==> trial 26 <==
Design vga_top, start of the top module:
module vga_top(
	input ClkPort,
	input BtnC,
	input BtnU,
	input BtnD,
	input BtnR,
	input BtnL,
	input MoveTick,  
	output hSync, vSync,
	output [3:0] vgaR, vgaG, vgaB,
	output An0, An1, An2, An3, An4, An5, An6, An7,
	output Ca, Cb, Cc, Cd, Ce, Cf, Cg, Dp,
	output MemOE, MemWR, RamCS, QuadSpiFlashCS
	);
Settings: LEC_CHECK=0, ABC_AREA=1, CAP_MARGIN=35, CORE_ASPECT_RATIO=0.78, CORE_MARGIN=7, CORE_UTILIZATION=37, CTS_CLUSTER_SIZE=27, GPL_ROUTABILITY_DRIVEN=0, GPL_TIMING_DRIVEN=0, PLACE_DENSITY_LB_ADDON=0.08, SETUP_SLACK_MARGIN=-0.22, SLEW_MARGIN=5, TNS_END_PERCENT=35; clock period 7.38 ns.
run.sh (not shown) runs the stock make flow with config.mk's settings and CLKGATE_MAP_FILE=.
==> trial 59: changes against trial 26 <==
- CAP_MARGIN: 35 -> 20
- CELL_PAD_IN_SITES_DETAIL_PLACEMENT: not set -> 2
- CORE_ASPECT_RATIO: 0.78 -> not set
- CORE_MARGIN: 7 -> 2
- CORE_UTILIZATION: 37 -> 54
- CTS_CLUSTER_SIZE: 27 -> not set
- PLACE_DENSITY_LB_ADDON: 0.08 -> not set
- SETUP_SLACK_MARGIN: -0.22 -> not set
- SLEW_MARGIN: 5 -> 10
- TNS_END_PERCENT: 35 -> not set
==> flow/constraint.sdc (replaced) <==
create_clock -name core_clock -period 5.31 [get_ports {ClkPort}]
set_input_delay 1.0620 -clock core_clock [delete_from_list [all_inputs] [get_ports {ClkPort}]]
set_output_delay 1.0620 -clock core_clock [all_outputs]
set_load 0.01 [all_outputs]
==> qor summary <==
| item | trial 26 | trial 59 |
|---|---|---|
| Run status | failed layout checks | aborted with a tool error |
| Stage where the flow stopped | - | 3_5_place_dp |
| Violated checks | setup timing | - |
| Chip area in the Yosys report | 25520 sq um | 25520 sq um |
| Starting Density | 37.65% | 54.82% |
| Post-synth ARST share | 100.0% | 100.0% |
| Mean instance size in the synthesized netlist | 6.338 sq um | 6.338 sq um |
| Die width | 311.4 microns | 221.4 microns |
| Chip height | 246.0 microns | 221.4 microns |
| Total number of placement rows | 84 | 79 |
| Seq/Total Area, Yosys | 11.99% | 11.99% |
| Yosys cell count | 4027 | 4027 |
| XOR/XNOR Fraction of Synth Area | 5.138% | 5.138% |
| Largest type area fraction | 18.48% | 18.48% |
| Floorplan die area | 76590 sq um | 49020 sq um |
| Adder Area Share | 18.48% | 18.48% |
| Area inside the core boundary | 67790 sq um | 46560 sq um |
| Number of buffers added on ports | 26 | 26 |
| Synthesized instance count | 4027 | 4027 |
| Largest area contributor in the synthesized netlist | ha_1 | ha_1 |
| Total standard cell area after synthesis | 25520 sq um | 25520 sq um |
| Number of distinct library cell variants in the gate-level netlist after synthesis | 82 | 82 |
| Number of flops mapped to enable cells by yosys | 0 | 0 |
| AND/OR/NAND/NOR Cells, Area Fraction | 35.25% | 35.25% |
| MUX share of area | 0% | 0% |
| Most used standard cell by instance count after synthesis | nand2_1 | nand2_1 |

* * *

==> inputs of trial 77 <==
vga_top again, from the RTL that the note above started with.
export LEC_CHECK = 0
export ABC_AREA = 1
export CAP_MARGIN = 0
export CORE_ASPECT_RATIO = 0.78
export CORE_MARGIN = 2
export CORE_UTILIZATION = 72
export CTS_CLUSTER_DIAMETER = 195
export CTS_CLUSTER_SIZE = 27
export GPL_ROUTABILITY_DRIVEN = 1
export GPL_TIMING_DRIVEN = 1
export PLACE_DENSITY_LB_ADDON = 0.08
export SLEW_MARGIN = 20
export TNS_END_PERCENT = 35
create_clock -name core_clock -period 5.74 [get_ports {ClkPort}]
==> trial 73 (differences from trial 77) <==
==> flow/config.mk (replaced) <==
export PLATFORM = sky130hd
export DESIGN_NAME = vga_top
export DESIGN_NICKNAME = vga_top
export VERILOG_FILES = /design/flow/design.v
export SDC_FILE = /design/flow/constraint.sdc
export NUM_CORES = 4
export LEC_CHECK = 0
export CAP_MARGIN = 20
export CORE_MARGIN = 2
export CORE_UTILIZATION = 40
export PLACE_DENSITY = 0.6
export SLEW_MARGIN = 20
==> flow/constraint.sdc (replaced) <==
create_clock -name core_clock -period 5.33 [get_ports {ClkPort}]
set_input_delay 1.0660 -clock core_clock [delete_from_list [all_inputs] [get_ports {ClkPort}]]
set_output_delay 1.0660 -clock core_clock [all_outputs]
set_load 0.01 [all_outputs]
==> results.json <==
{
  "seq_power_share_pct": 10.3,
  "worst_case_clock_skew_ns": 0.0130,
  "layout_min_cycle_time_ns": 5.43,
  "dp_hpwl_mm": 86.8,
  "dr_wl_met2_mm": 47.0,
  "checkFailReasons": "setup timing",
  "outcome": "finished with violations",
  "switching_share_pct": 51.9,
  "postLayoutSetupSlackWorst_ns": -0.0963,
  "instances_no_fill": 4147,
  "power.density_cell_area_nw_per_um2": 417,
  "grt_antenna_before_repair": 4,
  "final-setup-viol-count": 6,
  "endpoint": "vgaG[0]",
  "reg2regPathDepth": 19
}
# the run above: trial 73

==> results.json <==
{
  "checkFailReasons": "setup timing",
  "outcome": "finished with violations",
  "layout_min_cycle_time_ns": 5.84,
  "reg2regPathDepth": 23,
  "seq_power_share_pct": 9.6,
  "endpoint": "vgaB[3]",
  "switching_share_pct": 65.5,
  "dp_hpwl_mm": 82.6,
  "power.density_cell_area_nw_per_um2": 610,
  "instances_no_fill": 4570,
  "postLayoutSetupSlackWorst_ns": -0.0998,
  "final-setup-viol-count": 1,
  "worst_case_clock_skew_ns": 0.0261
}
# the run above: trial 77


* * *

==> run a: inputs <==
vga_top again, from the RTL that the note above started with.
Settings: LEC_CHECK=0, ABC_AREA=0, CAP_MARGIN=20, CELL_PAD_IN_SITES_DETAIL_PLACEMENT=1, CORE_ASPECT_RATIO=1.2, CORE_MARGIN=7, CORE_UTILIZATION=52, CTS_CLUSTER_DIAMETER=285, CTS_CLUSTER_SIZE=100, GPL_ROUTABILITY_DRIVEN=1, GPL_TIMING_DRIVEN=1, PLACE_DENSITY=0.61, SETUP_SLACK_MARGIN=1.92, SLEW_MARGIN=20, TNS_END_PERCENT=35; clock period 11.4 ns.
==> inputs of run b, as changes to run a <==
==> flow/config.mk (replaced) <==
export PLATFORM = sky130hd
export DESIGN_NAME = vga_top
export DESIGN_NICKNAME = vga_top
export VERILOG_FILES = /design/flow/design.v
export SDC_FILE = /design/flow/constraint.sdc
export NUM_CORES = 4
export LEC_CHECK = 0
export CAP_MARGIN = 20
export CORE_MARGIN = 2
export CORE_UTILIZATION = 72
export CTS_CLUSTER_SIZE = 14
export PLACE_DENSITY_LB_ADDON = 0.25
export SETUP_SLACK_MARGIN = 1.51
export SLEW_MARGIN = 20
==> flow/constraint.sdc (replaced) <==
create_clock -name core_clock -period 6.03 [get_ports {ClkPort}]
set_input_delay 1.2060 -clock core_clock [delete_from_list [all_inputs] [get_ports {ClkPort}]]
set_output_delay 1.2060 -clock core_clock [all_outputs]
set_load 0.01 [all_outputs]
==> inputs of run c, as changes to run a <==
==> flow/config.mk (replaced) <==
export PLATFORM = sky130hd
export DESIGN_NAME = vga_top
export DESIGN_NICKNAME = vga_top
export VERILOG_FILES = /design/flow/design.v
export SDC_FILE = /design/flow/constraint.sdc
export NUM_CORES = 4
export LEC_CHECK = 0
export CAP_MARGIN = 20
export CORE_MARGIN = 2
export CORE_UTILIZATION = 65
export SETUP_SLACK_MARGIN = 0.92
export SLEW_MARGIN = 20
export TNS_END_PERCENT = 5
==> flow/constraint.sdc (replaced) <==
create_clock -name core_clock -period 5.39 [get_ports {ClkPort}]
set_input_delay 1.0780 -clock core_clock [delete_from_list [all_inputs] [get_ports {ClkPort}]]
set_output_delay 1.0780 -clock core_clock [all_outputs]
set_load 0.01 [all_outputs]
==> inputs of run d, as changes to run a <==
==> flow/config.mk (replaced) <==
export PLATFORM = sky130hd
export DESIGN_NAME = vga_top
export DESIGN_NICKNAME = vga_top
export VERILOG_FILES = /design/flow/design.v
export SDC_FILE = /design/flow/constraint.sdc
export NUM_CORES = 4
export LEC_CHECK = 0
export CAP_MARGIN = 20
export CORE_MARGIN = 2
export CORE_UTILIZATION = 60
export SLEW_MARGIN = 20
==> flow/constraint.sdc (replaced) <==
create_clock -name core_clock -period 5.39 [get_ports {ClkPort}]
set_input_delay 1.0780 -clock core_clock [delete_from_list [all_inputs] [get_ports {ClkPort}]]
set_output_delay 1.0780 -clock core_clock [all_outputs]
set_load 0.01 [all_outputs]
==> results <==
Run a produced a clean layout. Run b failed in global routing (5_1_grt), error GRT-0232. Run d finished but failed the layout checks on negative setup slack. Run c finished but failed the layout checks on negative setup slack.
Synthesized cell count is the same in run a and run b.
Register-to-register slack, lowest first: run d, run c, run a.
Of run d and run a, run d has the higher first-iteration DRC count (gap 50%, measured against run a).
Sequential cell count is the same in run c and run d.
Clock-buffer cell count: run a is lower than run c (1).
Of run a and run c, run c has the higher total power (gap 58%, measured against run c).
Of run d and run a, run a has the higher clock skew (gap 0.0044 ns).
Clock power: run d > run c > run a.
Of run d and run c, run c has the higher via count (gap 2.3%, measured against run c).
Utilization, highest first: run c, run d, run a.
==> figures <==
metric	run a	run d	run b	run c
Antenna cells	0	0	-	1
RR Endpoint	sc.enablered7[1]	sc.xdirection[1]	-	sc.xdirection[2]
Ratio of final minimum period to clock period	79.78%	100.8%	-	104.6%
Cell Count Post-Placement	3504	3696	3393	3607
Startpoint types	register	register	-	register
Number of nets at the end of the flow	3348	3615	-	3579
Share of the core filled with cells in the final layout	55.41%	71.66%	-	77.68%
DR top layer	met4	met4	-	met4
Result of the run	timing/DRC/antenna clean	failed layout checks	aborted with a tool error	failed layout checks
Last stage reached	-	-	global routing (5_1_grt)	-
Layout check failures	-	negative setup slack	-	negative setup slack
Fraction of area in clock buffers and inverters	2.402%	2.239%	-	2.037%
Termination of the worst setup path	vgaB[2]	vgaB[0]	-	vgaB[2]
Post-DR vias/cell	7.301	7.189	-	7.546
Die width	205.6 microns	199.4 microns	182.4 microns	191.8 microns
Flip-flop and latch share of the layout cell area	12.67%	11.38%	-	11.41%
Headroom to the max-slew limit	19.39%	23.75%	-	28.68%
Overall die area	50160 sq um	39770 sq um	33270 sq um	36770 sq um
Hold depth	2	2	-	2
Non-clock buffer share	2.661%	10.37%	-	9.535%
Floorplan-stage core utilization	52.54%	60.84%	72.80%	66.17%
Flop Count	120	120	-	120
Post-detailed-route wirelength per cell	30.28 microns	26.46 microns	-	27.25 microns
No activity file was given, so power comes from the tool's default toggle rates.
